## synth_top
module synth_top(
    input clk,
    input rst,
    input btnL,
    input [15:0] sw,
    output [3:0] led,
	output pmod_1,	 
	output pmod_2,	 
	output pmod_4	 
    );
clock: 20.1 ns
lec_check: 0
cap_margin: 10
core_aspect_ratio: 1.35
core_margin: 2
core_utilization: 72
cts_cluster_diameter: 97
cts_cluster_size: 36
gpl_routability_driven: 0
place_density: 0.64
setup_slack_margin: 1.13
slew_margin: 20
tns_end_percent: 5
run.sh (not shown) runs the stock make flow with config.mk's settings and CLKGATE_MAP_FILE=.
The starting point did not get past 5_1_grt.
Edit:
Settings changed: CAP_MARGIN 10 to 20, CORE_ASPECT_RATIO 1.35 to default, CORE_UTILIZATION 72 to 27, CTS_CLUSTER_DIAMETER 97 to default, CTS_CLUSTER_SIZE 36 to default, GPL_ROUTABILITY_DRIVEN 0 to default, PLACE_DENSITY 0.64 to default, SETUP_SLACK_MARGIN 1.13 to default, TNS_END_PERCENT 5 to default.
Clock period 20.1 ns to 123.0 ns, I/O delays scaled along.
After rerunning: This time the run passed the timing, DRC and antenna checks; die size increases to 2.6 times its value; synthesized area stays the same; synthesized cell count stays the same.
Edit:
Settings changed: ABC_AREA from default to 1, CORE_UTILIZATION 27 to 72, CTS_CLUSTER_SIZE from default to 100, PLACE_DENSITY from default to 0.4.
Clock period 123.0 ns to 75.8 ns, I/O delays scaled along.
Result:
- With this change the flow reached the layout checks and failed them: negative setup slack
- core utilization grows by 56 points
- worst setup slack got worse by 18000 ps
- synthesized area grows by a few percent
- final area grows by roughly a tenth
- synthesized cell count grows by about a fifth
- non-clock buffer count grows by 544
- sequential share of layout area shrinks by 1.2 points
- register-to-register slack got worse by 18000 ps
- routed wire length grows by about a fifth
- hold slack improved by 7.5 ps
Edit:
Settings changed: CORE_UTILIZATION 72 to 70, CTS_CLUSTER_DIAMETER from default to 229, CTS_CLUSTER_SIZE 100 to 40, PLACE_DENSITY 0.4 to default.
Clock period 75.8 ns to 68.4 ns, I/O delays scaled along.
What happened:
- The changed run aborted during 5_1_grt with GRT-0116
- die area rises by a few percent
- area after synthesis stays the same
- synthesized cell count does not change
Edit:
Settings changed: ABC_AREA 1 to default, CORE_UTILIZATION 70 to 40, CTS_CLUSTER_DIAMETER 229 to default, CTS_CLUSTER_SIZE 40 to default.
Clock period 68.4 ns to 57.9 ns, I/O delays scaled along.
Now the flow ran to the end with violations: negative setup slack.
Synthesized cell count fell by about a fifth.
Die area rose by well over a third.
Area after synthesis fell by a few percent.

* * *

run 1:
Starting RTL as in the previous note.
Settings: LEC_CHECK=0, CAP_MARGIN=40, CORE_MARGIN=2, CORE_UTILIZATION=44, CTS_CLUSTER_DIAMETER=81, CTS_CLUSTER_SIZE=25, GPL_ROUTABILITY_DRIVEN=0, GPL_TIMING_DRIVEN=0, SETUP_SLACK_MARGIN=5.0, SLEW_MARGIN=20; clock period 52.9 ns.
Ran to the end and failed final checks on negative setup slack: run 1.
The following lists how run 2 was set up differently from run 1:
diff --git a/flow/config.mk b/flow/config.mk
--- a/flow/config.mk
+++ b/flow/config.mk
@@ -11,2 +11 @@
-export CTS_CLUSTER_DIAMETER = 81
-export CTS_CLUSTER_SIZE = 25
+export CTS_CLUSTER_DIAMETER = 383
@@ -14 +12,0 @@
-export GPL_TIMING_DRIVEN = 0
## What came out
Compared to run 1, run 2 has post-layout utilization of the core 9.4 points higher. In the tables for run 1 and run 2, met2 wire length reads higher with run 2. Run 2 against run 1; design area is up by more than 10%. Wire: run 2 routes more than run 1. Every stage of run 2 finished as expected; the final checks, on the other hand, flagged negative setup slack, which means the layout fails.
#### Input delta (run 3 over run 2)
diff --git a/flow/config.mk b/flow/config.mk
--- a/flow/config.mk
+++ b/flow/config.mk
@@ -8 +8 @@
-export CAP_MARGIN = 40
+export CAP_MARGIN = 20
@@ -10,4 +10 @@
-export CORE_UTILIZATION = 44
-export CTS_CLUSTER_DIAMETER = 383
-export GPL_ROUTABILITY_DRIVEN = 0
-export SETUP_SLACK_MARGIN = 5.0
+export CORE_UTILIZATION = 70
==> flow/constraint.sdc <==
create_clock -name core_clock -period 95.5 [get_ports {clk}]
set_input_delay 19.1000 -clock core_clock [delete_from_list [all_inputs] [get_ports {clk}]]
set_output_delay 19.1000 -clock core_clock [all_outputs]
set_load 0.01 [all_outputs]
--- outcome ---
- Run 3: full flow OK, the timing, DRC and antenna checks passed
- Compared with run 2, run 3 shows a lower depth of the critical timing path with buffers and inverters included.
- Of the two candidates, run 2 has the worse HPWL reported at the end of detailed placement and run 3 the better one.
- Compared with run 2, run 3 shows a lower first-pass GRT wire length.
- Compared with run 2, number of signal-net buffers in the layout in run 3 decreased by more than half.
Inputs modified between run 3 and run 4:
diff --git a/flow/config.mk b/flow/config.mk
--- a/flow/config.mk
+++ b/flow/config.mk
@@ -10 +10,3 @@
-export CORE_UTILIZATION = 70
+export CORE_UTILIZATION = 40
+export CTS_CLUSTER_DIAMETER = 138
+export PLACE_DENSITY_LB_ADDON = 0.26
==> flow/constraint.sdc <==
create_clock -name core_clock -period 100.0 [get_ports {clk}]
set_input_delay 20.0000 -clock core_clock [delete_from_list [all_inputs] [get_ports {clk}]]
set_output_delay 20.0000 -clock core_clock [all_outputs]
set_load 0.01 [all_outputs]
In run 4, the biggest cell delay along the critical path came out 0.03 ns above the value in run 3. Taking run 3 as the reference, in run 4 wire length on met3 has decreased, achievable clock frequency went down 4.0%, setup slack up 0.71 ns.
